run A:
==> flow/design.v (excerpt) <==
module Attention_top #(
    parameter INPUT_WIDTH = 8,
    parameter NUM_CODE_WIDTH = 5,
    parameter MATRIX_SIZE = 3,
    parameter ADDR_WIDTH = $clog2(MATRIX_SIZE**2<<2),
    parameter OUTPUT_WIDTH = $clog2(MATRIX_SIZE*(2**INPUT_WIDTH))-1
)(
    input clk,
    input reset_n,
    input start,
    input softmax_req,DATA_write_EN,
    input  [INPUT_WIDTH*MATRIX_SIZE-1:0] Q_INPUT,
    input [INPUT_WIDTH*MATRIX_SIZE-1:0] MATRIX_INPUT,
    output reg [MATRIX_SIZE*OUTPUT_WIDTH-1:0] Output_RESULT,
    input output_req
);
clock: 2.92 ns
lec_check: 0
abc_area: 1
cap_margin: 20
core_margin: 2
core_utilization: 72
cts_cluster_size: 72
place_density: 0.65
setup_slack_margin: -0.15
slew_margin: 20
run.sh (not shown) runs the stock make flow with config.mk's settings and CLKGATE_MAP_FILE=.
Run A: complete, dirty (setup timing)
Input changes introduced in run B (baseline for comparison: run A):
- SETUP_SLACK_MARGIN: -0.15 -> -0.21
- ABC_AREA: 1 -> unset
- PLACE_DENSITY: 0.65 -> unset
- CTS_CLUSTER_SIZE: 72 -> unset
- CTS_CLUSTER_DIAMETER: unset -> 381
- the clock period (ns, I/O delays scaled along): 2.92 -> 2.73
Ran to the end and failed final checks on setup timing: run B.
On data required time at the worst endpoint: between run B and run A, it ends up lower for run B.
The met3 routing resource usage after global routing number comes out higher for run B vs run A.
Of run B and run A, run A shows the lower post-route clock period utilization, with run B above it.
Diff run A -> run B | cell count | decrease of 855
Relative to run A, the number of stages on the worst setup path of run B is higher by 1.
Summary — synthesized instance count, run B relative to run A: lower, by 1249.
What run C does differently from run B at the input level:
- CTS_CLUSTER_DIAMETER: 381 -> unset
- SETUP_SLACK_MARGIN: -0.21 -> unset
- CORE_UTILIZATION: 72 -> 66
- the clock period (ns, I/O delays scaled along): 2.73 -> 3.43
Run C was carried through to the last stage, and its layout satisfied the timing, design-rule and antenna checks.
Compared with run B, run C shows a higher multi-input combinational area share.
Standard cell with the maximum stage delay on the critical path: a21oi_2 -> run B, fa_1 -> run C
Run C vs run B: non-clock buffer count down
In the metrics for run C and run B, the one carrying the higher average routed wire per standard cell is run B.
On run C: clock network power is about 20% lower than what run B gave.
Diff run B -> run C: via count fell by 10945; setup-violating endpoint count in the final report fell by 260; number of CTS-inserted buffers rose by 2.6%.
Input changes introduced in run D (baseline for comparison: run C):
- putting ABC_AREA at 1 where nothing was set
- putting CTS_CLUSTER_SIZE at 77 where nothing was set
- swapping 66 for 67 in CORE_UTILIZATION
- swapping 3.43 for 2.09 in the clock period (ns, I/O delays scaled along)
Findings:
- Run D did not run to completion, as it errored out during global routing.
- Total nets after synthesis is lower on run C
- Run D ends up with a share of the synthesized netlist area taken by xor and xnor gates that is 1.8 points lower than in run C.
- Comparing run D and run C, number of instances in the synthesized netlist is higher on run D.
- Summed instance area of the synthesized netlist essentially unchanged between run D and run C.
- The yosys cell count in run D sits 24% above the value recorded for run C.
- On yosys stat chip area, run C tracks run D almost exactly.
- Cell resize tally after clock tree synthesis, run D and run C, lower one = run C.
What run E does differently from run D at the input level:
- an added SETUP_SLACK_MARGIN of -0.21
- a deleted CTS_CLUSTER_SIZE that had been 77
- a deleted ABC_AREA that had been 1
- an added PLACE_DENSITY of 0.37
- a change of CORE_UTILIZATION from 67 to 72
- a change of the clock period (ns, I/O delays scaled along) from 2.09 to 2.75
[summary]
- Run E completed end to end; final checks failed (setup timing).
- What run D reported for count of instantiated cells in the yosys netlist has to be multiplied by 0.807 to get the figure for run E.
- Area reported by Yosys stat: run D vs run E, no meaningful difference
- When the final numbers for run D and run E were put side by side, the mux contribution to synthesized area turned out to be greater in run E.
- Run E: post-DP HPWL is 20000 µm lower than what run D reported.
- Count of standard-cell rows | run E below run D
- Compare run D and run E | cell count after synthesis lower: run E
- Taking run D as the reference, in run E die size shrank by 6300 µm²; sequential share of the synthesized area barely changed; synthesized-area fraction occupied by adder cells held.
> inputs changed (run E -> run F)
- CORE_UTILIZATION now 65, was 72
- SETUP_SLACK_MARGIN now 0.87, was -0.21
- PLACE_DENSITY no longer set, was 0.37
- the clock period (ns, I/O delays scaled along) now 3.43, was 2.75
[summary]
- Both conditions hold for run F: the flow ran to the end and the final layout passed the timing, design-rule and antenna checks.
- Run E finished all stages; layout check result: FAIL, due to setup timing.
- Looking at power across both flows, run F is the stronger of the two, with run E trailing.
- Relative to run E, run F improves total via count after detailed routing.
- Looking at topmost layer with routed signal wires, the met4 result is from run F; the met5 one comes from run E.
- Taking run E as the reference, in run F non-clock buffer contribution to total cell area has decreased, final weighted congestion in routability-driven placement shows a reduction of 0.059.

---

Starting RTL as in the previous note.
Settings: LEC_CHECK=0, CAP_MARGIN=20, CORE_MARGIN=2, CORE_UTILIZATION=51, CTS_CLUSTER_DIAMETER=32, CTS_CLUSTER_SIZE=35, MAX_ROUTING_LAYER=met5, MIN_ROUTING_LAYER=met1, PLACE_DENSITY_LB_ADDON=0.06, SETUP_SLACK_MARGIN=-0.23, SLEW_MARGIN=20, TNS_END_PERCENT=60; clock period 3.48 ns.
The first run produced a layout that fails on setup timing.
Then changed:
- CORE_UTILIZATION: 51 -> 40
- CTS_CLUSTER_DIAMETER: 32 -> default
- CTS_CLUSTER_SIZE: 35 -> default
- MAX_ROUTING_LAYER: met5 -> default
- MIN_ROUTING_LAYER: met1 -> default
- PLACE_DENSITY_LB_ADDON: 0.06 -> default
- SETUP_SLACK_MARGIN: -0.23 -> default
- TNS_END_PERCENT: 60 -> default
- clock period: 3.48 -> 4.14 ns (I/O delays scaled with it)
The new run completed with no timing, DRC or antenna violations.
Sequential share of layout area rises by 2.4 points.
Sequential power decreases by about a fifth.
Global-route usage came out lower by 6.4 points.
Non-clock buffer count drops by 135.
Clock skew is higher by 0.023 ns.
Power went down by a quarter to a third.
Via count falls by a few percent.
Cell count grows slightly.
Flip-flop count stays the same.
Wire length went down by a few percent.
Then changed:
- CORE_UTILIZATION: 40 -> 52
- clock period: 4.14 -> 2.53 ns (I/O delays scaled with it)
=> The changed run ran to the end with violations: setup timing. Wire length is higher by about 12%. Cell area is higher by 15%. Power is higher by about 100%. Hold slack improved by 0.29 ns. Synthesized area is unchanged. Global-route usage is higher by 7.9 points. Non-clock buffer count is higher by 778.
Then changed:
- CORE_UTILIZATION: 52 -> 37
- clock period: 2.53 -> 4.14 ns (I/O delays scaled with it)
Result: The changed run finished with timing, DRC and antenna clean; non-clock buffer count shrinks by 769; worst setup slack gets better by 0.98 ns; sequential power drops by 39%; clock power shrinks by 39%; routed wire length fell by 11%; die area rose by 40%; synthesized cell count is unchanged; global-route usage came out lower by 9.7 points; total power fell by 49%.
Then changed:
- CORE_UTILIZATION: 37 -> 72
- CTS_CLUSTER_SIZE: default -> 21
- PLACE_DENSITY: default -> 0.71
- SETUP_SLACK_MARGIN: default -> 0.48
- clock period: 4.14 -> 3.43 ns (I/O delays scaled with it)
Result: The changed run ran to the end with no violations. Worst hold slack is better by 0.26 ns. First-iteration DRC count increases by 87%. Core utilization increases by 44 points. Clock-buffer cell count decreases by 33. Design area increases by about 4.6%. Maximum frequency increases by about 13%. Sequential share of layout area decreases by 2.0 points. Setup slack is worse by 0.28 ns. Register-to-register slack is worse by 0.28 ns. Final cell count decreases by about 10%.
Then changed:
- ABC_AREA: default -> 1
- CORE_UTILIZATION: 72 -> 62
- CTS_CLUSTER_SIZE: 21 -> default
- PLACE_DENSITY: 0.71 -> default
- SETUP_SLACK_MARGIN: 0.48 -> default
- clock period: 3.43 -> 2.53 ns (I/O delays scaled with it)
What happened:
- This time the run completed, yet does not pass: setup timing
- total power came out higher by 31%
- sequential power rises by 23%
- worst setup slack is worse by 0.57 ns
- cell area climbs by 6.5%
- clock-buffer cell count rose by 4
- combinational power goes up by 36%
- first-iteration DRC count shrinks by 26%
No activity file was given, so power comes from the tool's default toggle rates.
